==> inputs of trial 84 <==
## cpu_v
module  cpu_v(wire_clock, wire_reset, bus_RAM_DATA_IN,bus_RAM_DATA_OUT,bus_RAM_ADDRESS,wire_RW, bus_keyboard, videoflag, bus_vga_pos, bus_vga_char,data_debug, led);
Settings: LEC_CHECK=0, ABC_AREA=1, CAP_MARGIN=20, CORE_MARGIN=2, CORE_UTILIZATION=70, CTS_CLUSTER_DIAMETER=232, MAX_ROUTING_LAYER=met4, SLEW_MARGIN=20; clock period 22.3 ns.
run.sh (not shown) runs the stock make flow with config.mk's settings and CLKGATE_MAP_FILE=.
==> inputs of build 69, as changes to trial 84 <==
Settings changed: ABC_AREA 1 to unset, CORE_UTILIZATION 70 to 68, CTS_CLUSTER_DIAMETER 232 to unset, CTS_CLUSTER_SIZE set to 34, SETUP_SLACK_MARGIN set to 4.88.
==> flow/constraint.sdc (replaced) <==
create_clock -name core_clock -period 25.9 [get_ports {wire_clock}]
set_input_delay 5.1800 -clock core_clock [delete_from_list [all_inputs] [get_ports {wire_clock}]]
set_output_delay 5.1800 -clock core_clock [all_outputs]
set_load 0.01 [all_outputs]
==> inputs of trial 82, as changes to trial 84 <==
Settings changed: CAP_MARGIN 20 to 30, CORE_UTILIZATION 70 to 72, CTS_CLUSTER_DIAMETER 232 to 396, CTS_CLUSTER_SIZE set to 13, HOLD_SLACK_MARGIN set to -0.1, MAX_ROUTING_LAYER met4 to unset, PLACE_DENSITY_LB_ADDON set to 0.25, SETUP_SLACK_MARGIN set to -0.77, SLEW_MARGIN 20 to 30.
==> flow/constraint.sdc (replaced) <==
create_clock -name core_clock -period 14.8 [get_ports {wire_clock}]
set_input_delay 2.9600 -clock core_clock [delete_from_list [all_inputs] [get_ports {wire_clock}]]
set_output_delay 2.9600 -clock core_clock [all_outputs]
set_load 0.01 [all_outputs]
==> inputs of build 15, as changes to trial 84 <==
Settings changed: ABC_AREA 1 to unset, CORE_UTILIZATION 70 to 40, CTS_CLUSTER_DIAMETER 232 to unset, MAX_ROUTING_LAYER met4 to unset.
==> flow/constraint.sdc (replaced) <==
create_clock -name core_clock -period 31.1 [get_ports {wire_clock}]
set_input_delay 6.2200 -clock core_clock [delete_from_list [all_inputs] [get_ports {wire_clock}]]
set_output_delay 6.2200 -clock core_clock [all_outputs]
set_load 0.01 [all_outputs]
==> comparison <==
Build 69 ran to the end with violations: capacitance limit, slew limit, setup timing. Trial 84 failed in global routing (5_1_grt). Trial 82 never finished: it broke off in global routing (5_1_grt). Build 15 passed the timing, design-rule and antenna checks.
Of build 69 and build 15, build 69 has the higher via count (gap 16%, measured against build 15).
Between build 69 and build 15, the lower core utilization is in build 15 (gap 38 points).
Die area, highest first: build 15, build 69, trial 84, trial 82.
In build 69 the combinational power is higher than in build 15, by about 26%.
Of build 69 and build 15, build 15 has the higher register-to-register slack (gap 3.6 ns).
Worst hold slack: build 69 is lower than build 15 (0.0070 ns).
Of build 69 and build 15, build 15 has the higher sequential share of layout area (gap 1.8 points).
In sequential cell count, build 69 and build 15 do not differ.
Of trial 84 and build 15, trial 84 has the higher synthesized area (gap 1.7%, measured against build 15).
Sequential power: build 15 is lower than build 69 (16%).

---

==> build 24: inputs <==
cpu_v again, from the RTL that the note above started with.
export LEC_CHECK = 0
export ABC_AREA = 1
export CAP_MARGIN = 30
export CORE_MARGIN = 2
export CORE_UTILIZATION = 72
export CTS_CLUSTER_DIAMETER = 396
export CTS_CLUSTER_SIZE = 13
export HOLD_SLACK_MARGIN = -0.09
export PLACE_DENSITY_LB_ADDON = 0.25
export SETUP_SLACK_MARGIN = 3.72
export SLEW_MARGIN = 0
create_clock -name core_clock -period 14.8 [get_ports {wire_clock}]
==> inputs of trial 76, as changes to build 24 <==
==> flow/config.mk (replaced) <==
export PLATFORM = sky130hd
export DESIGN_NAME = cpu_v
export DESIGN_NICKNAME = cpu_v
export VERILOG_FILES = /design/flow/design.v
export SDC_FILE = /design/flow/constraint.sdc
export NUM_CORES = 4
export LEC_CHECK = 0
export CAP_MARGIN = 20
export CORE_MARGIN = 2
export CORE_UTILIZATION = 72
export CTS_CLUSTER_SIZE = 35
export PLACE_DENSITY_LB_ADDON = 0.25
export SETUP_SLACK_MARGIN = 4.63
export SLEW_MARGIN = 20
==> flow/constraint.sdc (replaced) <==
create_clock -name core_clock -period 15.9 [get_ports {wire_clock}]
set_input_delay 3.1800 -clock core_clock [delete_from_list [all_inputs] [get_ports {wire_clock}]]
set_output_delay 3.1800 -clock core_clock [all_outputs]
set_load 0.01 [all_outputs]
==> comparison table <==
quantity                                                                           build 24                   trial 76
Status                                                            aborted with a tool error  aborted with a tool error
Last stage reached                                                 global routing (5_1_grt)   global routing (5_1_grt)
Minimum setup slack after placement                                                -7727 ps                   -8796 ps
Floorplan row count                                                                      91                         90
Deepest level of the CTS H-tree                                                           1                          2
Detailed placement HPWL                                                           130100 um                  137200 um
Synthesized-area fraction occupied by adder cells                                    19.36%                     19.70%
Core outline area                                                                61480 um^2                 60360 um^2
Post-synth top area share                                                            18.96%                     19.29%
Basic Gates by Area                                                                  22.82%                     17.61%
Vertical die dimension                                                             253.1 um                   250.9 um
Final weighted congestion of routability-driven global placement                      1.182                      1.192
Total die area                                                                   64040 um^2                 62970 um^2
Setup repair bufs after CTS                                                              90                         86

---

==> job 6662: inputs <==
Starting RTL as in the previous note.
Settings: LEC_CHECK=0, CAP_MARGIN=20, CORE_MARGIN=2, CORE_UTILIZATION=72, CTS_CLUSTER_DIAMETER=400, CTS_CLUSTER_SIZE=10, PLACE_DENSITY=0.37, SETUP_SLACK_MARGIN=1.56, SLEW_MARGIN=20; clock period 5.28 ns.
==> inputs of job 4161, as changes to job 6662 <==
CORE_UTILIZATION = 57   (was 72)
CTS_CLUSTER_DIAMETER = 100   (was 400)
CTS_CLUSTER_SIZE = unset   (was 10)
PLACE_DENSITY = unset   (was 0.37)
SETUP_SLACK_MARGIN = unset   (was 1.56)
==> flow/constraint.sdc (replaced) <==
create_clock -name core_clock -period 33.1 [get_ports {wire_clock}]
set_input_delay 6.6200 -clock core_clock [delete_from_list [all_inputs] [get_ports {wire_clock}]]
set_output_delay 6.6200 -clock core_clock [all_outputs]
set_load 0.01 [all_outputs]
==> inputs of job 8181, as changes to job 6662 <==
CORE_UTILIZATION = 60   (was 72)
CTS_CLUSTER_DIAMETER = unset   (was 400)
CTS_CLUSTER_SIZE = unset   (was 10)
PLACE_DENSITY = unset   (was 0.37)
SETUP_SLACK_MARGIN = unset   (was 1.56)
==> flow/constraint.sdc (replaced) <==
create_clock -name core_clock -period 31.1 [get_ports {wire_clock}]
set_input_delay 6.2200 -clock core_clock [delete_from_list [all_inputs] [get_ports {wire_clock}]]
set_output_delay 6.2200 -clock core_clock [all_outputs]
set_load 0.01 [all_outputs]
==> comparison <==
Job 4161 finished with timing, DRC and antenna clean. Job 8181 passed the timing, design-rule and antenna checks. Job 6662 died in global routing on GRT-0116.
The highest die size belongs to job 4161, the lowest to job 6662.
Of job 4161 and job 8181, job 8181 has the higher sequential power (gap 6.3%, measured against job 8181).
Synthesized cell count is the same in job 8181 and job 6662.
Of job 4161 and job 8181, job 8181 has the higher hold slack (gap 0.0092 ns).
Setup slack: job 8181 is worse than job 4161 (0.16 ns).

---

==> job 3747 <==
Starting RTL as in the previous note.
Settings: LEC_CHECK=0, CAP_MARGIN=20, CORE_MARGIN=2, CORE_UTILIZATION=72, SLEW_MARGIN=20; clock period 5.91 ns.
==> job 8908 (differences from job 3747) <==
- ABC_AREA: not set -> 1
- CTS_CLUSTER_DIAMETER: not set -> 234
- MAX_ROUTING_LAYER: not set -> met4
==> flow/constraint.sdc (replaced) <==
create_clock -name core_clock -period 21.8 [get_ports {wire_clock}]
set_input_delay 4.3600 -clock core_clock [delete_from_list [all_inputs] [get_ports {wire_clock}]]
set_output_delay 4.3600 -clock core_clock [all_outputs]
set_load 0.01 [all_outputs]
==> job 4579 (differences from job 3747) <==
- ABC_AREA: not set -> 1
- CAP_MARGIN: 20 -> 30
- CTS_CLUSTER_DIAMETER: not set -> 396
- CTS_CLUSTER_SIZE: not set -> 13
- PLACE_DENSITY_LB_ADDON: not set -> 0.25
- SETUP_SLACK_MARGIN: not set -> -0.77
==> flow/constraint.sdc (replaced) <==
create_clock -name core_clock -period 14.8 [get_ports {wire_clock}]
set_input_delay 2.9600 -clock core_clock [delete_from_list [all_inputs] [get_ports {wire_clock}]]
set_output_delay 2.9600 -clock core_clock [all_outputs]
set_load 0.01 [all_outputs]
==> job 7096 (differences from job 3747) <==
- ABC_AREA: not set -> 1
- CTS_CLUSTER_DIAMETER: not set -> 234
- MAX_ROUTING_LAYER: not set -> met4
- SETUP_SLACK_MARGIN: not set -> 3.89
==> flow/constraint.sdc (replaced) <==
create_clock -name core_clock -period 26.7 [get_ports {wire_clock}]
set_input_delay 5.3400 -clock core_clock [delete_from_list [all_inputs] [get_ports {wire_clock}]]
set_output_delay 5.3400 -clock core_clock [all_outputs]
set_load 0.01 [all_outputs]
==> comparison <==
Area after synthesis is the same in job 4579 and job 7096. Job 3747 did not get past global routing (5_1_grt) (GRT-0116). Job 7096 did not get past global routing (5_1_grt). Job 4579 aborted during global routing (5_1_grt). Job 8908 stopped in global routing (5_1_grt) (GRT-0232). Synthesized cell count is the same in job 8908 and job 7096. In job 3747 the die size is smaller than in job 8908, by 1.7%.
==> figures <==
Setup Slack @ Placement: job 3747 -19.11 ns; job 4579 -7.749 ns; job 8908 -1.926 ns; job 7096 -0.005578 ns
Standard cell area after detailed placement: job 3747 51290 sq um; job 4579 51270 sq um; job 8908 50180 sq um; job 7096 46170 sq um
Area fraction in compound gates: job 3747 19.91%; job 4579 19.41%; job 8908 19.41%; job 7096 19.41%
Width of the chip: job 3747 250.9 um; job 4579 253.1 um; job 8908 253.1 um; job 7096 253.1 um
FA/HA/MAJ Cells, Area Fraction: job 3747 19.70%; job 4579 19.36%; job 8908 19.36%; job 7096 19.36%
Post-synthesis sequential area ratio: job 3747 22.93%; job 4579 22.55%; job 8908 22.55%; job 7096 22.55%
Placed Cells incl. Taps: job 3747 6444; job 4579 7548; job 8908 7519; job 7096 6997
Area figure in the yosys stat output: job 3747 43910 sq um; job 4579 44660 sq um; job 8908 44660 sq um; job 7096 44660 sq um
Number of gates resized after cts: job 3747 259; job 4579 154; job 8908 257; job 7096 214
Status: job 3747 aborted with a tool error; job 4579 aborted with a tool error; job 8908 aborted with a tool error; job 7096 aborted with a tool error
Failing step: job 3747 global routing (5_1_grt); job 4579 global routing (5_1_grt); job 8908 global routing (5_1_grt); job 7096 global routing (5_1_grt)
Post-synthesis average cell area: job 3747 8.626 sq um; job 4579 7.113 sq um; job 8908 7.113 sq um; job 7096 7.113 sq um
Starting utilization of the core area: job 3747 72.74%; job 4579 72.64%; job 8908 72.64%; job 7096 72.64%
Number of H-tree branching levels: job 3747 2; job 4579 1; job 8908 2; job 7096 2
No activity file was given, so power comes from the tool's default toggle rates.
